Setup of run A:
==> flow/design.v <==
module seven_seg(en,in,seg);
input [3:0] in;
input en;
output [7:0] seg;
reg [7:0] seg;
always@(en or in)
begin
 if (!en) seg=8'b11111111;
 else case(in)
 4'd0: seg=8'b11000000;
 4'd1: seg=8'b11111001;
 4'd2: seg=8'b10100100;
 4'd3: seg=8'b10110000;
 4'd4: seg=8'b10011001;
 4'd5: seg=8'b10010010;
 4'd6: seg=8'b10000010;
 4'd7: seg=8'b11011000;
 4'd8: seg=8'b10000000;
 4'd9: seg=8'b10010000;
 default: seg=8'b11111111;
 endcase
 end
 endmodule 
module seven_seg_dot (en,in,seg);
input [3:0] in;
input en;
output [7:0] seg;
reg [7:0] seg;
always@(en or in)
begin
 if (!en) seg=8'b11111111;
 else case(in)
 4'd0: seg=8'b01000000;
 4'd1: seg=8'b01111001;
 4'd2: seg=8'b00100100;
 4'd3: seg=8'b00110000;
 4'd4: seg=8'b00011001;
 4'd5: seg=8'b00010010;
 4'd6: seg=8'b00000010;
 4'd7: seg=8'b01011000;
 4'd8: seg=8'b00000000;
 4'd9: seg=8'b00010000;
 default: seg=8'b11111111;
 endcase
 end
 endmodule 
module bcd_8421 (clk, rst, data, unit, ten, hun, thou, ten_thou, hun_thou);
input clk, rst;
input [19:0] data;
output [3:0] unit, ten, hun, thou, ten_thou, hun_thou;
reg [5:0]  cnt_shift;
reg [43:0] data_shift;  
reg        shift_sig;
reg [3:0]  unit, ten, hun, thou, ten_thou, hun_thou;
always@(posedge clk or posedge rst)
if (rst)
cnt_shift <= 5'd0;
else if (cnt_shift == 5'd21 && shift_sig == 1'b0)
cnt_shift <= 5'd0;
else if (shift_sig == 1'b0)
cnt_shift <= cnt_shift +1'b1;
else 
cnt_shift <= cnt_shift;
always@(posedge clk or posedge rst)
if (rst)
data_shift <= 44'b0;
else if (cnt_shift == 5'd0 && shift_sig == 1'b0)
data_shift <= {24'd0, data};
else if ((cnt_shift <= 5'd20) && (shift_sig == 1'b1))
begin
data_shift[23:20] <= (data_shift[23:20] > 4'b0100)?(data_shift[23:20] + 4'b0011):(data_shift[23:20]);
data_shift[27:24] <= (data_shift[27:24] > 4'b0100)?(data_shift[27:24] + 4'b0011):(data_shift[27:24]);
data_shift[31:28] <= (data_shift[31:28] > 4'b0100)?(data_shift[31:28] + 4'b0011):(data_shift[31:28]);
data_shift[35:32] <= (data_shift[35:32] > 4'b0100)?(data_shift[35:32] + 4'b0011):(data_shift[35:32]);
data_shift[39:36] <= (data_shift[39:36] > 4'b0100)?(data_shift[39:36] + 4'b0011):(data_shift[39:36]);
data_shift[43:40] <= (data_shift[43:40] > 4'b0100)?(data_shift[43:40] + 4'b0011):(data_shift[43:40]);
end
else if ((cnt_shift <= 5'd20) && (shift_sig == 1'b0))
data_shift <= data_shift << 1;
else 
data_shift <= data_shift;
always@(posedge clk or posedge rst)
if(rst == 1'b1)
shift_sig <= 1'b1;
else 
shift_sig <= ~shift_sig;
always@(posedge clk or posedge rst)
if(rst)
begin
unit <= 4'd0;
ten  <= 4'd0;
hun  <= 4'd0;
thou <= 4'd0;
ten_thou <= 4'd0;
hun_thou <= 4'd0;
end
else if (cnt_shift == 5'd21)
begin
 unit  <= data_shift[23:20];
 ten   <= data_shift[27:24];
 hun   <= data_shift[31:28];
 thou  <= data_shift[35:32];
 ten_thou <= data_shift[39:36];
 hun_thou <= data_shift[43:40];
 end
 endmodule
module adc_3008(clk, rst, cs, mosi, sck, miso, start, seg0, seg1, seg2, seg3, seg4, seg5); 
input clk, rst;
input miso;
input start;
output reg cs;
output reg mosi, sck;
output [7:0] seg0, seg1, seg2, seg3, seg4, seg5;
reg [2:0] state;     
reg [7:0] cnt_clk;   
reg [4:0] cnt_sck;   
reg [3:0] cnt_bit;   
reg [2:0] cnt_byte; 
reg rd_sig;          
reg [10:0] data_reg; 
reg [9:0] data_out;  
reg send_data_sig;   
reg [31:0] cnt;      
reg start_sig;       
wire [3:0] unit;
wire [3:0] ten; 
wire [3:0] hun; 
wire [3:0] thou; 
wire [3:0] ten_thou;
wire [3:0] hun_thou;
wire [19:0] data_bcd;
wire [19:0] data_bcd_vol;
assign data_bcd = {10'b0, data_out};
assign data_bcd_vol = (data_bcd*20'd479)/20'd1023;
parameter [2:0] INTIAL = 3'd0,
                WAIT_START = 3'd1,
                WRITE = 3'd2,
		READ = 3'd3,
		WAIT_END = 3'd4,
		END = 3'd5;
parameter WR_IN = 11'b000001_10010;
parameter cnt_clk_max = 8'd219;
parameter cnt_max = 32'd1_999;
always@(posedge clk or posedge rst)
if (rst)
cnt <= 32'd0;
else if (cnt == cnt_max)
cnt <= 32'd0;
else if (start == 1'b1)
cnt <= cnt + 1'b1;
always@(posedge clk or posedge rst)
if (rst)
start_sig <= 1'b0;
else if (start == 1'b1 && cnt == cnt_max)  
start_sig <= 1'b1;
else 
start_sig <= 1'b0;
always@(posedge clk or posedge rst)
if (rst)
state <= INTIAL;
else 
case(state)
INTIAL: if (start_sig == 1'b1)
        state <= WAIT_START;
		  else 
		  state <= INTIAL;
WAIT_START: if (cnt_byte == 3'd0 && cnt_clk == cnt_clk_max)
            state <= WRITE;
            else 
            state <= WAIT_START;			
WRITE: if (cnt_byte == 3'd1 && cnt_clk == cnt_clk_max)
       state <= READ;
	   else 
	   state <= WRITE;
READ: if (cnt_byte == 3'd2 && cnt_clk == cnt_clk_max)
      state <= WAIT_END;
      else 
      state <= READ;	  
WAIT_END: if (cnt_byte == 3'd3 && cnt_clk == cnt_clk_max)
          state <= END;
		    else 
		    state <= WAIT_END;
END: if (cnt_byte == 3'd4 && cnt_clk == cnt_clk_max)
     state <= INTIAL;
     else 
     state <= END;
default: state <= INTIAL;
endcase
always@(posedge clk or posedge rst)
if (rst)
cnt_clk <= 8'd0;
else if (state == INTIAL)
cnt_clk <= 8'd0;
else if (cnt_clk == cnt_clk_max) 
cnt_clk <= 8'd0;
else if (state != INTIAL)
cnt_clk <= cnt_clk + 1'b1;
always@(posedge clk or posedge rst)
if (rst)
cnt_byte <= 3'd0;
else if (cnt_byte == 3'd4 && cnt_clk == cnt_clk_max)
cnt_byte <= 3'd0;
else if (cnt_clk == cnt_clk_max)
cnt_byte <= cnt_byte + 1'b1;
always@(posedge clk or posedge rst)
if (rst)
cnt_sck <= 5'd0;
else if (state == WRITE && cnt_byte == 3'd1 && cnt_sck == 5'd19)
cnt_sck <= 5'd0;
else if (state ==READ && cnt_byte == 3'd2 && cnt_sck == 5'd19)
cnt_sck <= 5'd0;
else if (state == WRITE && cnt_byte == 3'd1)
cnt_sck <= cnt_sck + 1'b1;
else if (state ==READ && cnt_byte == 3'd2)
cnt_sck <= cnt_sck + 1'b1;
else 
cnt_sck <= 1'b0;
always@(posedge clk or posedge rst)
if (rst)
sck <= 1'b0;
else if (cnt_sck == 5'd0 && cnt_byte == 3'd3)
sck <= 1'b0;
else if (cnt_sck == 5'd0 && cnt_byte == 3'd1 && cnt_bit >= 4'd5)
sck <= 1'b0;
else if (cnt_sck == 5'd10 && cnt_byte == 3'd1 && cnt_bit >= 4'd5)
sck <= 1'b1;
else if (cnt_sck == 5'd0 && cnt_byte == 3'd2)
sck <= 1'b0;
else if (cnt_sck == 5'd10 && cnt_byte == 3'd2)
sck <= 1'b1;
else 
sck <= sck;
always@(posedge clk or posedge rst)
if (rst)
cnt_bit <= 4'd0;
else if (cnt_bit == 4'd10 && cnt_sck == 5'd10)
cnt_bit <= 4'd0;
else if (cnt_sck == 5'd10)
cnt_bit <= cnt_bit + 1'b1;
always@(posedge clk or posedge rst)
if (rst)
cs <= 1'b1;
else if (start_sig == 1'b1)
cs <= 1'b0;
else if (cnt_byte == 3'd3 && cnt_clk == cnt_clk_max && state == WAIT_END)
cs <= 1'b1;
always@(posedge clk or posedge rst)
if (rst)
mosi <= 1'b0;
else if (state == WRITE && cnt_byte == 4'd1 && cnt_sck == 5'd0)
mosi <= WR_IN[10-cnt_bit];
else if (state != WRITE)
mosi <= 1'b0;
always@(posedge clk or posedge rst)
if (rst)
rd_sig <= 1'b0;
else if (state == READ && cnt_byte == 4'd2 && cnt_sck == 5'd9)
rd_sig <= 1'b1;
else 
rd_sig <= 1'b0;
always@(posedge clk or posedge rst)
if (rst)
data_reg <= 11'd0;
else if (rd_sig == 1'b1)
data_reg <= {data_reg[9:0], miso};
always@(posedge clk or posedge rst)
if (rst)
send_data_sig <= 1'b0;
else if (cnt_byte == 4'd2 && cnt_clk == cnt_clk_max)
send_data_sig <= 1'b1;
else 
send_data_sig <= 1'b0;
always@(posedge clk or posedge rst)
if (rst)
data_out <= 10'd0;
else if (send_data_sig == 1'b1)
data_out <= data_reg[9:0];
else 
data_out <= data_out;
bcd_8421 bcd_8421_inst(
.clk(clk), 
.rst(rst), 
.data(data_bcd_vol), 
.unit(unit), 
.ten(ten), 
.hun(hun), 
.thou(thou), 
.ten_thou(ten_thou), 
.hun_thou(hun_thou)
);
seven_seg s0(
.en(1'b1),
.in(unit), 
.seg(seg0));
seven_seg s1(
.en(1'b1),
.in(ten), 
.seg(seg1));
seven_seg_dot s2(
.en(1'b1),
.in(hun), 
.seg(seg2));
seven_seg s3(
.en(1'b1),
.in(thou), 
.seg(seg3));
seven_seg s4(
.en(1'b1),
.in(ten_thou), 
.seg(seg4));
seven_seg s5(
.en(1'b1),
.in(hun_thou), 
.seg(seg5));
endmodule
Settings: LEC_CHECK=0, CAP_MARGIN=5, CELL_PAD_IN_SITES_DETAIL_PLACEMENT=0, CELL_PAD_IN_SITES_GLOBAL_PLACEMENT=2, CORE_ASPECT_RATIO=0.59, CORE_MARGIN=2, CORE_UTILIZATION=60, CTS_CLUSTER_DIAMETER=30, CTS_CLUSTER_SIZE=97, GPL_ROUTABILITY_DRIVEN=0, GPL_TIMING_DRIVEN=0, HOLD_SLACK_MARGIN=0.18, SLEW_MARGIN=20, TNS_END_PERCENT=15; clock period 20.0 ns.
run.sh (not shown) runs the stock make flow with config.mk's settings and CLKGATE_MAP_FILE=.
Run A did not make it past global placement without I/O, where a tool error ended it.
#### Input delta (run B over run A)
Settings: swapping 30 for 228 in CTS_CLUSTER_DIAMETER; swapping 60 for 44 in CORE_UTILIZATION; swapping 5 for 20 in CAP_MARGIN; clearing HOLD_SLACK_MARGIN, which used to be 0.18; swapping 15 for 100 in TNS_END_PERCENT; swapping 97 for 95 in CTS_CLUSTER_SIZE; clearing GPL_TIMING_DRIVEN, which used to be 0; clearing GPL_ROUTABILITY_DRIVEN, which used to be 0; clearing CELL_PAD_IN_SITES_GLOBAL_PLACEMENT, which used to be 2; clearing CELL_PAD_IN_SITES_DETAIL_PLACEMENT, which used to be 0; swapping 0.59 for 1.88 in CORE_ASPECT_RATIO.
Notes after the runs:
Run B: flow completed, timing, DRC and antenna clean
Comparing run A and run B, the lower number of core rows is on run A.
Diff run B..run A | area share of fa/ha/maj cells after synthesis | unchanged
The final reports for run B and run A show core utilization at floorplan lower in the former.
NOTE: horizontal extent of the die in run B falls short of that of run A
| die outline area | lower: run A |
Reported for run A and run B, synthesized chip area reported by yosys turned out identical to the last digit.
Synthesized cell count: run B vs run A identical
In the metrics for run A and run B, the one carrying the higher core footprint is run B.
The following lists how run C was set up differently from run B:
Settings: CORE_UTILIZATION: 44 -> 55; CTS_CLUSTER_SIZE: 95 -> 93; TNS_END_PERCENT: 100 -> 15; CORE_ASPECT_RATIO: 1.88 -> unset; HOLD_SLACK_MARGIN: unset -> -0.1; CTS_CLUSTER_DIAMETER: 228 -> 385.
Results
[run C] ratio of final minimum period to clock period fell 1.9 points relative to run B. Routed wire length for run C: 11% down relative to run B. Compared with run B, run C shows internal power lower by 1.9%. Relative to run B, combined global-route utilization of all metal layers has increased by 2.8 points in run C. Relative to run B, the largest clock skew in the final design of run C is higher by 0.0086 ns. Looking at peak ir drop on the vdd network across run B and run C, the one that comes out higher is run B.
Input-level comparison between run D and run C:
Settings: a deleted HOLD_SLACK_MARGIN that had been -0.1; a deleted CTS_CLUSTER_SIZE that had been 93; a deleted TNS_END_PERCENT that had been 15; a change of CORE_UTILIZATION from 55 to 40; a deleted CTS_CLUSTER_DIAMETER that had been 385.
==> comparison <==
Compared with run C, via-per-instance ratio in run D decreased by a few percent. Re flip-flop count: no difference whatsoever between run D and run C. In the flow results for run D and run C, the cell area is larger on run D. Sequential fraction of total cell area is higher on run C. Run D vs run C, tightest hold margin went down by 0.023 ns. Run D: non-filler instance count after layout is about 7% higher than what run C reported. NOTE: effective utilization at floorplan in run D falls short of that of run C. | clock-buffer cell count | lower: run C |. Run D vs. run C: maximum number of pins on one net before global-route repair now sits lower; final wirelength now sits higher; share of power burned in the clock network now sits higher.
Input-level comparison between run E and run D:
Settings: putting TNS_END_PERCENT at 25 where nothing was set; putting CTS_CLUSTER_SIZE at 95 where nothing was set; putting CORE_ASPECT_RATIO at 1.88 where nothing was set; putting CTS_CLUSTER_DIAMETER at 223 where nothing was set; swapping 40 for 57 in CORE_UTILIZATION.
Notes after the runs:
Run E: done, clean on timing, DRC and antenna
Part of the total power dissipated in combinational logic essentially unchanged between run D and run E.
Against run D, run E comes in 2.1 points higher on portion of the clock cycle consumed by the worst path in the final layout.
met1 wire length shrinks by more than 10% when moving from run D to run E.
Post-cts resize count of run D is on par with run E.
No activity file was given, so power comes from the tool's default toggle rates.
